Setup of build 30:
## breakout
module breakout(
    input  clk,
    input  rst,
    input  rota,
    input  rotb,
    input  de,
    output red,
    output green,
    output blue,
    output hsync,
    output vsync
    );
clock: 7.37 ns
lec_check: 0
abc_area: 1
cap_margin: 0
core_aspect_ratio: 0.68
core_margin: 2
core_utilization: 72
cts_cluster_diameter: 353
cts_cluster_size: 17
gpl_routability_driven: 1
gpl_timing_driven: 1
hold_slack_margin: 0.29
place_density_lb_addon: 0.11
setup_slack_margin: 2.18
slew_margin: 10
run.sh (not shown) runs the stock make flow with config.mk's settings and CLKGATE_MAP_FILE=.
Build 30 completed every stage of the flow, and the final layout passed the timing, DRC and antenna checks.
#### Input delta (build 82 over build 30)
- a change of CTS_CLUSTER_DIAMETER from 353 to 99
- a change of SLEW_MARGIN from 10 to 40
- a change of CTS_CLUSTER_SIZE from 17 to 92
Findings:
Build 82 against build 30: fmax higher; finished layout cell area higher.
Build 82 against build 30: cell area reported after detailed placement flat, power up about 0.5%, per-cell via count in the routed design flat, global-route usage up 0.47 points, power density over the cells flat.
What build 69 does differently from build 82 at the input level:
- a change of SETUP_SLACK_MARGIN from 2.18 to 1.98
- a deleted CORE_ASPECT_RATIO that had been 0.68
- a change of CTS_CLUSTER_SIZE from 92 to 99
- a change of SLEW_MARGIN from 40 to 25
- a deleted HOLD_SLACK_MARGIN that had been 0.29
- a change of CAP_MARGIN from 0 to 20
Notes after the runs:
- Build 69 vs. build 82: utilization after layout went down by 2.2 points.
- Route | build 69 vs build 82 | wire shorter in build 69
- Comparing build 69 against build 82, there is no change at all in multi-input logic cell count.
Relative to build 69, the following input files were edited for build 62:
- changing CORE_UTILIZATION from 72 to 66
- removing PLACE_DENSITY_LB_ADDON (formerly 0.11)
- removing CTS_CLUSTER_SIZE (formerly 99)
- changing SETUP_SLACK_MARGIN from 1.98 to 1.39
- changing ABC_AREA from 1 to 0
--- outcome ---
Each of the runs, namely build 62 and build 69, reached the end of the flow and came out clean. When build 62 is set beside build 69, its final worst-path cycle share turns out to be 6.9 points larger. The higher clock power of build 62 and build 69 is in build 69. Build 62 vs build 69 on detailed-route wire length: build 62 is the lower one. Summary of build 62 over build 69: area overhead of the layout relative to synthesis moved up; maximum frequency saw a decrease; total of cells resized after clock tree synthesis grew by 4. Comparing build 62 and build 69, the lower synthesized cell count was measured on build 62. Biggest combinational cell group after synthesis = AND-OR/OR-AND gates: build 62; biggest combinational cell group after synthesis = simple AND/OR/NAND/NOR gates: build 69. The lower overall power came out of build 62. Placement-stage cell area in build 62 is 1300 sq um lower than in build 69. Against build 69, placed wire-length estimate after detailed placement in build 62 fell by more than 10%.
Modified inputs, build 6 compared to build 62
- PLACE_DENSITY_LB_ADDON: unset -> 0.16
- SETUP_SLACK_MARGIN: 1.39 -> 1.95
- ABC_AREA: 0 -> 1
- SLEW_MARGIN: 25 -> 20
- CTS_CLUSTER_SIZE: unset -> 16
- CTS_CLUSTER_DIAMETER: 99 -> unset
- GPL_ROUTABILITY_DRIVEN: 1 -> unset
- CORE_UTILIZATION: 66 -> 70
- GPL_TIMING_DRIVEN: 1 -> unset
### Flow results
- Relative to build 62, build 6 degrades wire length.
- Build 6 vs build 62, combinational family with the most area after synthesis: simple AND/OR/NAND/NOR gates vs AND-OR/OR-AND gates
- Looking at path depth of the worst reg2reg path, build 6 sits above build 62.
- Re clock group share of total power: build 62 was higher than build 6.
- Build 6 vs. build 62: first-pass GRT wire length now sits higher, worst setup slack went up.


Setup of job 101:
breakout again, from the RTL that the note above started with.
Design breakout, start of the top module:
module breakout(
    input  clk,
    input  rst,
    input  rota,
    input  rotb,
    input  de,
    output red,
    output green,
    output blue,
    output hsync,
    output vsync
    );
clock: 11.8 ns
lec_check: 0
cap_margin: 20
core_margin: 2
core_utilization: 40
slew_margin: 20
Job 101 finished all stages; the layout is clean.
--- input diff job 101..job 102 ---
# job 101
export LEC_CHECK = 0
export CAP_MARGIN = 20
export CORE_MARGIN = 2
export CORE_UTILIZATION = 40
export SLEW_MARGIN = 20
create_clock -name core_clock -period 11.8 [get_ports {clk}]
# job 102
export LEC_CHECK = 0
export CAP_MARGIN = 20
export CORE_MARGIN = 2
export CORE_UTILIZATION = 24
export SLEW_MARGIN = 20
create_clock -name core_clock -period 57.6 [get_ports {clk}]
### Flow results
Between job 102 and job 101, the length in cells of the worst reg-to-reg path is higher for job 102. Diff job 102 and job 101: met1 layer wirelength in the final routing lower in job 102. STATUS first-pass GRT wire length: job 102 loses against job 101. Internal power summed over all cells, job 102 vs job 101: down by more than half. Job 102: die area higher than job 101. Via count grows slightly when moving from job 101 to job 102. Job 102 reached the end of the flow, and the finished layout is clean on the timing, DRC and antenna checks. Part of the total power dissipated in the clock network was lower in the run labelled job 102. NOTE final instance area job 101->job 102 increased by a few percent. Diff job 101 -> job 102: worst hold margin saw a decrease; maximum buffer depth of the clock tree has remained practically unchanged. Diff job 102 and job 101: number of global-route vias before repair lower in job 101.
Changes in job 103 relative to job 102:
# job 102
export LEC_CHECK = 0
export CAP_MARGIN = 20
export CORE_MARGIN = 2
export CORE_UTILIZATION = 24
export SLEW_MARGIN = 20
create_clock -name core_clock -period 57.6 [get_ports {clk}]
# job 103
export LEC_CHECK = 0
export ABC_AREA = 1
export CAP_MARGIN = 20
export CORE_MARGIN = 2
export CORE_UTILIZATION = 72
export SETUP_SLACK_MARGIN = 0.68
export SLEW_MARGIN = 20
create_clock -name core_clock -period 5.97 [get_ports {clk}]
- Job 103 vs. job 102: footprint of the multi-input gates rose about 11%; simple-gate share of the synthesized area rose 12 points; clock skew about even; cell count in the Yosys report rose 519.
- Summed area of non-filler cells in the final layout (lower): job 102
- Job 103 went all the way through the flow, and no timing, DRC or antenna check failed.
- On sequential power: job 103 sits above job 102.
- Average wire per standard cell in job 103 is about 4.7% higher than in job 102
Power and IR drop assume default switching activity.
